## exp/ember
==> flow/design.v (excerpt) <==
module caesar_cipher (
   input            clk
  ,input            rst_n
  ,input            ptxt_valid  
  ,input            mode  
  ,input            key_shift_dir_1  
  ,input            key_shift_dir_3  
  ,input      [4:0] key_shift_num_1  
  ,input      [4:0] key_shift_num_3  
  ,input      [7:0] ptxt_char
  ,output reg [7:0] ctxt_char
  ,output reg       err_invalid_key_shift_num
  ,output reg       err_invalid_ptxt_char
  ,output reg       ctx_ready
);
make LEC_CHECK=0 CAP_MARGIN=20 CORE_ASPECT_RATIO=0.89 CORE_MARGIN=2 CORE_UTILIZATION=72 CTS_CLUSTER_DIAMETER=142 CTS_CLUSTER_SIZE=100 PLACE_DENSITY=0.39 SLEW_MARGIN=20 finish   # period 13.2 ns
run.sh (not shown) runs the stock make flow with config.mk's settings and CLKGATE_MAP_FILE=.
exp/ember has completed all stages; timing, DRC and antenna checks passed.
What exp/amber does differently from exp/ember at the input level:
- PLACE_DENSITY removed (was 0.39)
- CORE_ASPECT_RATIO removed (was 0.89)
- CTS_CLUSTER_DIAMETER removed (was 142)
- CORE_UTILIZATION changed from 72 to 9
- CTS_CLUSTER_SIZE removed (was 100)
- the clock period (ns, I/O delays scaled along) changed from 13.2 to 15.6
### Flow results
- Against exp/ember, number of standard cells in the final layout excluding fillers in exp/amber rose by more than half.
- Any difference in number of antenna cells inserted between exp/amber and exp/ember is small enough to ignore.
- In exp/amber relative to exp/ember, number of global-route vias before repair had gone down slightly.
- exp/amber — first-pass iteration count of the detailed router 3 lower, exp/ember as reference
Inputs modified between exp/amber and exp/tundra:
- setting HOLD_SLACK_MARGIN to -0.07 for the first time
- changing CORE_UTILIZATION from 9 to 68
- changing the clock period (ns, I/O delays scaled along) from 15.6 to 10.8
- exp/tundra is listed as incomplete: the tool reported an error in 5_1_grt and the run ended there.
- The starting density of the core of exp/tundra is higher than that of exp/amber.
- In the metrics for exp/tundra and exp/amber, the one carrying the lower die outline area is exp/tundra.
- exp/amber has a higher cell count after placement than exp/tundra.
- Of exp/tundra and exp/amber, the lower post-placement cell area belongs to exp/amber.
- Delta (exp/tundra minus exp/amber): worst-case setup slack after placement shrank by 1.40 ns, yosys stat cell total now sits at about the same level, post-CTS repair timing setup buffer count higher.
> inputs changed (exp/tundra -> exp/lagoon)
- clearing HOLD_SLACK_MARGIN, which used to be -0.07
- putting SETUP_SLACK_MARGIN at 3.28 where nothing was set
- swapping 68 for 58 in CORE_UTILIZATION
- swapping 10.8 for 11.2 in the clock period (ns, I/O delays scaled along)
Findings:
exp/lagoon: full flow OK, the timing, design-rule and antenna checks passed
Of exp/lagoon and exp/tundra, the lower die width belongs to exp/tundra.
On placeable core area: between exp/lagoon and exp/tundra, it ends up lower for exp/tundra.
Pre-CTS worst setup slack, exp/lagoon and exp/tundra: smaller value in exp/tundra
From exp/tundra to exp/lagoon, adder and majority cell fraction of the synthesized area did not move at all.
Between exp/lagoon and exp/tundra, it is exp/lagoon whose total half-perimeter wirelength after legalization and detailed placement is lower, by 0.68%.
In the flow results for exp/lagoon and exp/tundra, the total die size is larger on exp/lagoon.
Global placement routability congestion for exp/lagoon: 7.0% down relative to exp/tundra
NOTE: initial core utilization in exp/lagoon falls short of that of exp/tundra
Relative to exp/tundra, placed instance area has gone down in exp/lagoon.
As far as per-instance average area after synthesis goes, exp/tundra and exp/lagoon are indistinguishable; the numbers are identical.

* * *

Starting RTL as in the previous note.
## caesar_cipher
module caesar_cipher (
   input            clk
  ,input            rst_n
  ,input            ptxt_valid  
  ,input            mode  
  ,input            key_shift_dir_1  
  ,input            key_shift_dir_3  
  ,input      [4:0] key_shift_num_1  
  ,input      [4:0] key_shift_num_3  
  ,input      [7:0] ptxt_char
  ,output reg [7:0] ctxt_char
  ,output reg       err_invalid_key_shift_num
  ,output reg       err_invalid_ptxt_char
  ,output reg       ctx_ready
);
make LEC_CHECK=0 CAP_MARGIN=20 CORE_MARGIN=2 CORE_UTILIZATION=68 SLEW_MARGIN=20 TNS_END_PERCENT=5 finish   # period 10.6 ns
The first run ended with an error in global routing (5_1_grt).
Change:
Settings changed: CTS_CLUSTER_DIAMETER from default to 44, SETUP_SLACK_MARGIN from default to -0.91, TNS_END_PERCENT 5 to default.
Clock period 10.6 ns to 10.4 ns, I/O delays scaled along.
After rerunning: With this change the flow finished but failed the layout checks on setup timing; die size does not change; synthesized cell count stays the same; synthesized area does not change.
Change:
Settings changed: CORE_UTILIZATION 68 to 70, CTS_CLUSTER_DIAMETER 44 to default, MAX_ROUTING_LAYER from default to met4, SETUP_SLACK_MARGIN -0.91 to default.
Clock period 10.4 ns to 10.7 ns, I/O delays scaled along.
- Now the flow failed in global routing (5_1_grt) with GRT-0232
- die size shrinks by 2.8%
- area after synthesis stays the same
- synthesized cell count does not change
Change:
Settings changed: CORE_UTILIZATION 70 to 65, MAX_ROUTING_LAYER met4 to default.
Clock period 10.7 ns to 10.9 ns, I/O delays scaled along.
Outcome:
- The new run produced a layout that fails on setup timing
- synthesized cell count does not change
- die size went up by a little under a tenth
- synthesized area stays the same
Change:
Settings changed: CORE_UTILIZATION 65 to 68, TNS_END_PERCENT from default to 5.
Clock period 10.9 ns to 10.7 ns, I/O delays scaled along.
Effect:
- With this change the flow failed in global routing (5_1_grt) on GRT-0232
- synthesized cell count stays the same
- die size goes down by 4.3%
- synthesized area stays the same
